Setup of build 39:
==> flow/design.v (excerpt) <==
module chip_top
  ( input          clk_i
  , input          reset_i
  , input          v_i
  , input  [31:0]  a_i
  , input  [31:0]  b_i
  , output         v_o
  , output [63:0]  c_o
  );
  reg        v_r, v_o_r;
  reg [31:0] a_r, b_r;
  reg [63:0] c_r;
  wire [63:0] c_n;
  multiplier #(.width_p(32)) MULT
    (.a_i(a_r)
    ,.b_i(b_r)
    ,.c_o(c_n)
    );
  always @(posedge clk_i) begin
    if (reset_i) begin
      v_r   <= 1'b0;
      v_o_r <= 1'b0;
    end else begin
      v_r   <= v_i;
      v_o_r <= v_r;
    end
    a_r <= a_i;
    b_r <= b_i;
    c_r <= c_n;
  end
  assign v_o = v_o_r;
  assign c_o = c_r;
endmodule
clock: 5.62 ns
lec_check: 0
cap_margin: 20
core_margin: 2
core_utilization: 72
cts_cluster_diameter: 205
cts_cluster_size: 95
setup_slack_margin: 1.21
slew_margin: 20
tns_end_percent: 5
run.sh (not shown) runs the stock make flow with config.mk's settings and CLKGATE_MAP_FILE=.
The layout from build 39, despite a flow that completed every stage, fails the layout checks, with the failing checks listed as setup timing.
## Diff of input files: build 80 against build 39
# build 39
export LEC_CHECK = 0
export CAP_MARGIN = 20
export CORE_MARGIN = 2
export CORE_UTILIZATION = 72
export CTS_CLUSTER_DIAMETER = 205
export CTS_CLUSTER_SIZE = 95
export SETUP_SLACK_MARGIN = 1.21
export SLEW_MARGIN = 20
export TNS_END_PERCENT = 5
create_clock -name core_clock -period 5.62 [get_ports {clk_i}]
# build 80
export LEC_CHECK = 0
export CAP_MARGIN = 20
export CORE_MARGIN = 2
export CORE_UTILIZATION = 65
export SLEW_MARGIN = 20
create_clock -name core_clock -period 6.12 [get_ports {clk_i}]
### Flow results
- To summarise build 80: no stage aborted, but the layout did not pass its checks, failing on setup timing.
- Looking at iteration-0 DRC count of the detailed router across build 39 and build 80, the one that comes out higher is build 39.
- Final area, build 39 and build 80: higher on build 80
- On worst setup slack, build 80 does better than build 39.
- Diff build 39 and build 80: half-perimeter wire length after placement lower in build 39
- Build 80 reports its timing startpoint of the critical path as a_r[17]$_DFF_P_ while build 39 reports a_r[10]$_DFF_P_.
The inputs of build 61 differ from those of build 80 as listed below.
# build 80
export LEC_CHECK = 0
export CAP_MARGIN = 20
export CORE_MARGIN = 2
export CORE_UTILIZATION = 65
export SLEW_MARGIN = 20
create_clock -name core_clock -period 6.12 [get_ports {clk_i}]
# build 61
export LEC_CHECK = 0
export CAP_MARGIN = 20
export CORE_MARGIN = 2
export CORE_UTILIZATION = 70
export SETUP_SLACK_MARGIN = -0.03
export SLEW_MARGIN = 20
create_clock -name core_clock -period 7.17 [get_ports {clk_i}]
==> results <==
- Final checks on build 61, whose flow otherwise completed, came back failing, citing setup timing.
- Build 61 vs. build 80: time the worst path needs with I/O delays and setup dropped 0.072 ns; tightest hold margin dropped 0.0057 ns; design area dropped 2500 µm².
- The higher flip-flop and latch share of the layout cell area of build 80 and build 61 is in build 61.
- Number of antenna violations at the first check in global routing, build 80 and build 61, higher one = build 80.
- Max non-clock buffer count across build 80 and build 61: build 80
- Per the comparison of build 61 with build 80, path length in cells of the critical path went up by about 8%; placed cell count down about 2.8%.
Edits applied to the flow inputs when going from build 61 to build 97:
# build 61
export LEC_CHECK = 0
export CAP_MARGIN = 20
export CORE_MARGIN = 2
export CORE_UTILIZATION = 70
export SETUP_SLACK_MARGIN = -0.03
export SLEW_MARGIN = 20
create_clock -name core_clock -period 7.17 [get_ports {clk_i}]
# build 97
export LEC_CHECK = 0
export CAP_MARGIN = 20
export CORE_MARGIN = 2
export CORE_UTILIZATION = 25
export SLEW_MARGIN = 20
create_clock -name core_clock -period 7.35 [get_ports {clk_i}]
Notes after the runs:
- Compared with build 61, build 97 shows overall global routing resource usage lower by 26 points.
- Build 97 vs build 61: non-clock buffer count up in build 97
- Build 61 → build 97: cell area after layout now sits higher; port buffer count held steady.
- On build 97: average wire per cell in the routed design is about 20% lower than what build 61 gave.
- [compare] base=build 61 new=build 97: met1 usage in global routing went down 27 points; final cell count went up 1292.
- Build 97 vs build 61 — total instance count after detailed placement climbed by more than a quarter
- Build 97 finished all stages; however, its layout fails the closing checks, the failures being setup timing.
- In build 61 the implementation completed, yet the final layout does not meet the checks, the culprit being setup timing.
--- input diff build 97..build 52 ---
# build 97
export LEC_CHECK = 0
export CAP_MARGIN = 20
export CORE_MARGIN = 2
export CORE_UTILIZATION = 25
export SLEW_MARGIN = 20
create_clock -name core_clock -period 7.35 [get_ports {clk_i}]
# build 52
export LEC_CHECK = 0
export CAP_MARGIN = 15
export CORE_MARGIN = 2
export CORE_UTILIZATION = 69
export CTS_CLUSTER_SIZE = 37
export SLEW_MARGIN = 20
create_clock -name core_clock -period 6.12 [get_ports {clk_i}]
Results
Diff build 52..build 97 | post-synth tally of flip-flops with integrated enable | unchanged
Taking build 52 as 1.0, build 97 lands at 0.828 on via count.
As of build 52, non-clock buffer count had risen by more than 10% compared to build 97.
As for a clean layout from build 97 and build 52, there is none.
Delta (build 52 minus build 97): x dimension of the die decreased about 40%, number of nets in the layout increased by 87 relative to the old numbers.
#### Input delta (build 17 over build 52)
# build 52
export LEC_CHECK = 0
export CAP_MARGIN = 15
export CORE_MARGIN = 2
export CORE_UTILIZATION = 69
export CTS_CLUSTER_SIZE = 37
export SLEW_MARGIN = 20
create_clock -name core_clock -period 6.12 [get_ports {clk_i}]
# build 17
export LEC_CHECK = 0
export CAP_MARGIN = 20
export CORE_MARGIN = 2
export CORE_UTILIZATION = 40
export SLEW_MARGIN = 20
create_clock -name core_clock -period 7.5 [get_ports {clk_i}]
Results
Every stage of the flow completed for build 17, and the final layout passed the timing, DRC and antenna checks. Build 17 vs. build 52: hold violation total from the final report roughly the same, multi-input gate share of the layout cell area has increased. On wire length reported by the detailed router, build 52 loses to build 17. Summary: with build 52 as the reference, design area in build 17 moved down by a few percent. Build 17 packs its core looser than build 52.

========
harbor:
Starting RTL as in the previous note.
export LEC_CHECK = 0
export CAP_MARGIN = 30
export CELL_PAD_IN_SITES_DETAIL_PLACEMENT = 1
export CELL_PAD_IN_SITES_GLOBAL_PLACEMENT = 2
export CORE_MARGIN = 3
export CORE_UTILIZATION = 35
export CTS_CLUSTER_DIAMETER = 332
export CTS_CLUSTER_SIZE = 48
export GPL_TIMING_DRIVEN = 0
export HOLD_SLACK_MARGIN = 0.12
export MAX_ROUTING_LAYER = met5
export MIN_ROUTING_LAYER = met1
export PLACE_DENSITY = 0.37
export SLEW_MARGIN = 10
export TNS_END_PERCENT = 35
create_clock -name core_clock -period 6.79 [get_ports {clk_i}]
[flow] harbor | stages: complete | final checks: fail | reason: setup timing
Changes in cedar relative to harbor:
==> flow/config.mk <==
export PLATFORM = sky130hd
export DESIGN_NAME = chip_top
export DESIGN_NICKNAME = chip_top
export VERILOG_FILES = /design/flow/design.v
export SDC_FILE = /design/flow/constraint.sdc
export NUM_CORES = 4
export LEC_CHECK = 0
export CAP_MARGIN = 20
export CORE_MARGIN = 2
export CORE_UTILIZATION = 66
export SLEW_MARGIN = 20
==> flow/constraint.sdc <==
create_clock -name core_clock -period 6.23 [get_ports {clk_i}]
set_input_delay 1.2460 -clock core_clock [delete_from_list [all_inputs] [get_ports {clk_i}]]
set_output_delay 1.2460 -clock core_clock [all_outputs]
set_load 0.01 [all_outputs]
Notes after the runs:
cedar: flow complete, layout not clean; failing: setup timing. harbor and cedar ended up with nearly the same clock slew at the register clock pins of the worst setup and hold paths. cedar vs. harbor: critical path depth went down by 4.2%. Relative to harbor, layout overhead on the synthesized area increased by 3.2 points in cedar. Cmp cedar vs harbor: worst setup margin higher in cedar. For the pre-CTS setup slack, cedar came in 2.79 ns higher than harbor did. In cedar the hold slack turned out 0.018 ns lower than in harbor. cedar against harbor: post-detailed-placement half-perimeter wirelength -35%.
diff inputs: cedar => violet
diff --git a/flow/config.mk b/flow/config.mk
--- a/flow/config.mk
+++ b/flow/config.mk
@@ -6,6 +6,6 @@
 export NUM_CORES = 4
 export LEC_CHECK = 0
-export CAP_MARGIN = 20
+export CAP_MARGIN = 40
 export CORE_MARGIN = 2
-export CORE_UTILIZATION = 66
+export CORE_UTILIZATION = 72
 export SLEW_MARGIN = 20
==> flow/constraint.sdc <==
create_clock -name core_clock -period 7.05 [get_ports {clk_i}]
set_input_delay 1.4100 -clock core_clock [delete_from_list [all_inputs] [get_ports {clk_i}]]
set_output_delay 1.4100 -clock core_clock [all_outputs]
set_load 0.01 [all_outputs]
Notes after the runs:
violet: complete, dirty (setup timing). Required time reported for the critical path endpoint (lower): cedar. Against cedar as the reference, violet delivers a lower final clock period utilization by the worst path. Per the comparison of violet with cedar, overall routed net length higher, post-CTS repair timing setup buffer count lower. Between cedar and violet, the flow reports initial detailed-routing violation count increasing by more than a quarter. violet ends up with a utilization after layout that is 5.2 points higher than in cedar. Against cedar, final design instance area without fill in violet came out better.
[inputs] juniper vs violet
diff --git a/flow/config.mk b/flow/config.mk
--- a/flow/config.mk
+++ b/flow/config.mk
@@ -6,6 +6,7 @@
 export NUM_CORES = 4
 export LEC_CHECK = 0
-export CAP_MARGIN = 40
+export CAP_MARGIN = 20
 export CORE_MARGIN = 2
 export CORE_UTILIZATION = 72
+export PLACE_DENSITY = 0.67
 export SLEW_MARGIN = 20
==> flow/constraint.sdc <==
create_clock -name core_clock -period 4.08 [get_ports {clk_i}]
set_input_delay 0.8160 -clock core_clock [delete_from_list [all_inputs] [get_ports {clk_i}]]
set_output_delay 0.8160 -clock core_clock [all_outputs]
set_load 0.01 [all_outputs]
Results
The flow ran to completion for all of violet and juniper but juniper, which stopped partway.
Post-synthesis instance total: violet vs juniper identical
Changes observed in juniper relative to violet: total setup buffers inserted after CTS moved up; post-DP HPWL increased 1.5%; netlist area before placement barely changed; area figure in the yosys stat output comparable.
Looking at violet and juniper, the quantity of I/O buffers inserted on ports is a wash.

========
== run A ==
The RTL this note starts from:
==> flow/design.v <==
module multiplier #(parameter width_p="inv")
  ( input      [width_p-1:0] a_i
  , input      [width_p-1:0] b_i
  , output [(2*width_p)-1:0] c_o
  );
  assign c_o = a_i * b_i;
endmodule
module chip_top
  ( input          clk_i
  , input          reset_i
  , input          v_i
  , input  [31:0]  a_i
  , input  [31:0]  b_i
  , output         v_o
  , output [63:0]  c_o
  );
  reg        v_r, v_o_r;
  reg [31:0] a_r, b_r;
  reg [63:0] c_r;
  wire [63:0] c_n;
  multiplier #(.width_p(32)) MULT
    (.a_i(a_r)
    ,.b_i(b_r)
    ,.c_o(c_n)
    );
  always @(posedge clk_i) begin
    if (reset_i) begin
      v_r   <= 1'b0;
      v_o_r <= 1'b0;
    end else begin
      v_r   <= v_i;
      v_o_r <= v_r;
    end
    a_r <= a_i;
    b_r <= b_i;
    c_r <= c_n;
  end
  assign v_o = v_o_r;
  assign c_o = c_r;
endmodule
Settings: LEC_CHECK=0, CAP_MARGIN=0, CORE_MARGIN=2, CORE_UTILIZATION=70, CTS_CLUSTER_DIAMETER=234, CTS_CLUSTER_SIZE=100, SLEW_MARGIN=20, TNS_END_PERCENT=10; clock period 7.5 ns.
Run A: all stages complete, timing, DRC and antenna checks passed
Setup changes, run A to run B
# run A
export LEC_CHECK = 0
export CAP_MARGIN = 0
export CORE_MARGIN = 2
export CORE_UTILIZATION = 70
export CTS_CLUSTER_DIAMETER = 234
export CTS_CLUSTER_SIZE = 100
export SLEW_MARGIN = 20
export TNS_END_PERCENT = 10
create_clock -name core_clock -period 7.5 [get_ports {clk_i}]
# run B
export LEC_CHECK = 0
export CAP_MARGIN = 20
export CELL_PAD_IN_SITES_GLOBAL_PLACEMENT = 3
export CORE_MARGIN = 2
export CORE_UTILIZATION = 40
export CTS_CLUSTER_SIZE = 57
export HOLD_SLACK_MARGIN = 0.14
export MIN_ROUTING_LAYER = met2
export SLEW_MARGIN = 20
create_clock -name core_clock -period 7.5 [get_ports {clk_i}]
[summary]
Nothing crashed in run B and all stages finished; the problem is that the final layout failed, the offending checks being negative setup slack.
After synthesis and placement, the instance count of run B is above that of run A.
Between run B and run A, end-of-flow core utilization is lower for run B, run A comes in above that.
From run A to run B the numbers moved as follows: worst setup slack fell by 0.17 ns, first-pass GRT wire length rose by 32000 um, total of fill cells in the finished design rose by about 150%.
First-iteration DRC count: run B vs run A up 3314
For run A, the most used routing layer was met2, unlike run B, where it was met3.
Edits applied to the flow inputs when going from run B to run C:
# run B
export LEC_CHECK = 0
export CAP_MARGIN = 20
export CELL_PAD_IN_SITES_GLOBAL_PLACEMENT = 3
export CORE_MARGIN = 2
export CORE_UTILIZATION = 40
export CTS_CLUSTER_SIZE = 57
export HOLD_SLACK_MARGIN = 0.14
export MIN_ROUTING_LAYER = met2
export SLEW_MARGIN = 20
create_clock -name core_clock -period 7.5 [get_ports {clk_i}]
# run C
export LEC_CHECK = 0
export ABC_AREA = 1
export CAP_MARGIN = 20
export CORE_MARGIN = 2
export CORE_UTILIZATION = 30
export CTS_CLUSTER_DIAMETER = 337
export CTS_CLUSTER_SIZE = 96
export SLEW_MARGIN = 0
export TNS_END_PERCENT = 25
create_clock -name core_clock -period 7.5 [get_ports {clk_i}]
Run C reached the final stage; the timing, DRC and antenna checks on its layout passed.
For run B, the capturing element of the worst setup path was c_r[60], unlike run C, where it was c_r[41].
Comparing run C and run B, the lower final setup violation count is on run C.
The run with more routed wire is run B, not run C.
| cell count in the Yosys report | run C vs run B | 33% higher |

========
// chip_top: RTL as listed in full above, without the edits since
Settings: LEC_CHECK=0, CAP_MARGIN=20, CORE_MARGIN=2, CORE_UTILIZATION=62, CTS_CLUSTER_DIAMETER=234, CTS_CLUSTER_SIZE=100, SLEW_MARGIN=20; clock period 7.5 ns.
The baseline produced a clean layout.
Edit:
Settings changed: ABC_AREA set to 1, CAP_MARGIN 20 to 0, CORE_ASPECT_RATIO set to 0.5, CORE_UTILIZATION 62 to 47, CTS_CLUSTER_DIAMETER 234 to 235, CTS_CLUSTER_SIZE 100 to 96, SLEW_MARGIN 20 to 10, TNS_END_PERCENT set to 25.
After rerunning: The changed run completed without violations; via count went up by 16%; worst hold slack degrades by 0.048 ns; wire length went up by 12%; register-to-register slack improves by 0.12 ns; die area went up by 42%; cell count went up by 32%; core utilization went down by 18 points.

========
job 101:
// chip_top: RTL as listed in full above, without the edits since
clock: 7.5 ns
lec_check: 0
abc_area: 0
cap_margin: 20
cell_pad_in_sites_global_placement: 1
core_margin: 9
core_utilization: 40
cts_cluster_diameter: 391
cts_cluster_size: 84
hold_slack_margin: 0.14
max_routing_layer: met5
min_routing_layer: met2
setup_slack_margin: 0.34
slew_margin: 20
To summarise job 101: no stage aborted, but the layout did not pass its checks, failing on negative setup slack.
Input-level comparison between job 102 and job 101:
Settings: PLACE_DENSITY_LB_ADDON: unset -> 0.17; CORE_ASPECT_RATIO: unset -> 1.98; CELL_PAD_IN_SITES_GLOBAL_PLACEMENT: 1 -> 3.
==> comparison <==
- Across job 101 and job 102, no clean finish was achieved.
- No crash in job 102: every stage finished, but the layout fails its final checks due to negative setup slack.
- Job 101 finished all stages; however, its layout fails the closing checks, the failures being negative setup slack.
- Capturing element of the worst setup path: c_r[60] -> job 101, c_r[63] -> job 102
- Looking at slowest library cell on the worst path, the fa_2 result is from job 102; the fa_1 one comes from job 101.
- Job 101 reports its worst setup path startpoint as a_r[16] while job 102 reports b_r[18].
- Slack of the critical path (lower): job 102
- Job 102 against job 101: area growth from synthesis to final layout went up; first-pass GRT wire length went up; shortest clock period the worst path allows after layout went up.
- On register-to-register path setup slack, job 102 and job 101 are neck and neck.
- Going from job 101 to job 102, the die outline area was found to have gone up by about 0.6%.
- On post-layout period usage of the worst path, job 101 tracks job 102 almost exactly.
- Post-layout instance area grows slightly when moving from job 101 to job 102.
Setup changes, job 102 to job 103
Settings: a deleted ABC_AREA that had been 0; a deleted MIN_ROUTING_LAYER that had been met2; a deleted CORE_ASPECT_RATIO that had been 1.98; a change of CORE_MARGIN from 9 to 6; a deleted MAX_ROUTING_LAYER that had been met5; an added GPL_TIMING_DRIVEN of 0; a change of HOLD_SLACK_MARGIN from 0.14 to 0.15; a deleted SETUP_SLACK_MARGIN that had been 0.34; a change of PLACE_DENSITY_LB_ADDON from 0.17 to 0.07; a deleted CTS_CLUSTER_DIAMETER that had been 391; a change of CTS_CLUSTER_SIZE from 84 to 14; a deleted CELL_PAD_IN_SITES_GLOBAL_PLACEMENT that had been 3.
--- outcome ---
[job 103] flow finished | final checks: failed | reasons: negative setup slack
Comparing job 103 and job 102, the lower register-to-register slack is on job 103.
Area overhead of the layout relative to synthesis (higher): job 102
Via count was higher in job 102 than in job 103.
Length of the first detailed-routing pass in iterations was lower in the run labelled job 103.
Compared with job 102, job 103 instantiates a smaller number of cells.
| fraction of the cycle the final worst path needs | higher: job 103 |
NOTE cell total after placement job 102->job 103 decreased by a few percent
The data arrival time at the worst-slack endpoint in job 103 was higher than what job 102 gave.
> inputs changed (job 103 -> job 104)
Settings: changing HOLD_SLACK_MARGIN from 0.15 to 0.29; changing CORE_MARGIN from 6 to 9; setting TNS_END_PERCENT to 65 for the first time; setting CELL_PAD_IN_SITES_DETAIL_PLACEMENT to 1 for the first time; setting MIN_ROUTING_LAYER to met2 for the first time; changing CORE_UTILIZATION from 40 to 64; setting CTS_CLUSTER_DIAMETER to 233 for the first time.
[summary]
- The flow ended early for job 104: it failed with a tool error in clock tree synthesis (4_1_cts).
- The flow completed for job 103, but it is not clean: the layout still shows negative setup slack.
- Going from job 103 to job 104, cell count in the Yosys report did not really move; fraction of synthesis flops using an asynchronous set or reset pin level; effective utilization at floorplan moved up; die area has decreased; area reported by Yosys stat comparable.
- Job 104 — total instance count after detailed placement 419 lower, job 103 as reference
- Cmp job 104 and job 103 / area of the core region / higher: job 103
- In the flow results for job 104 and job 103, the vertical die dimension is larger on job 103.
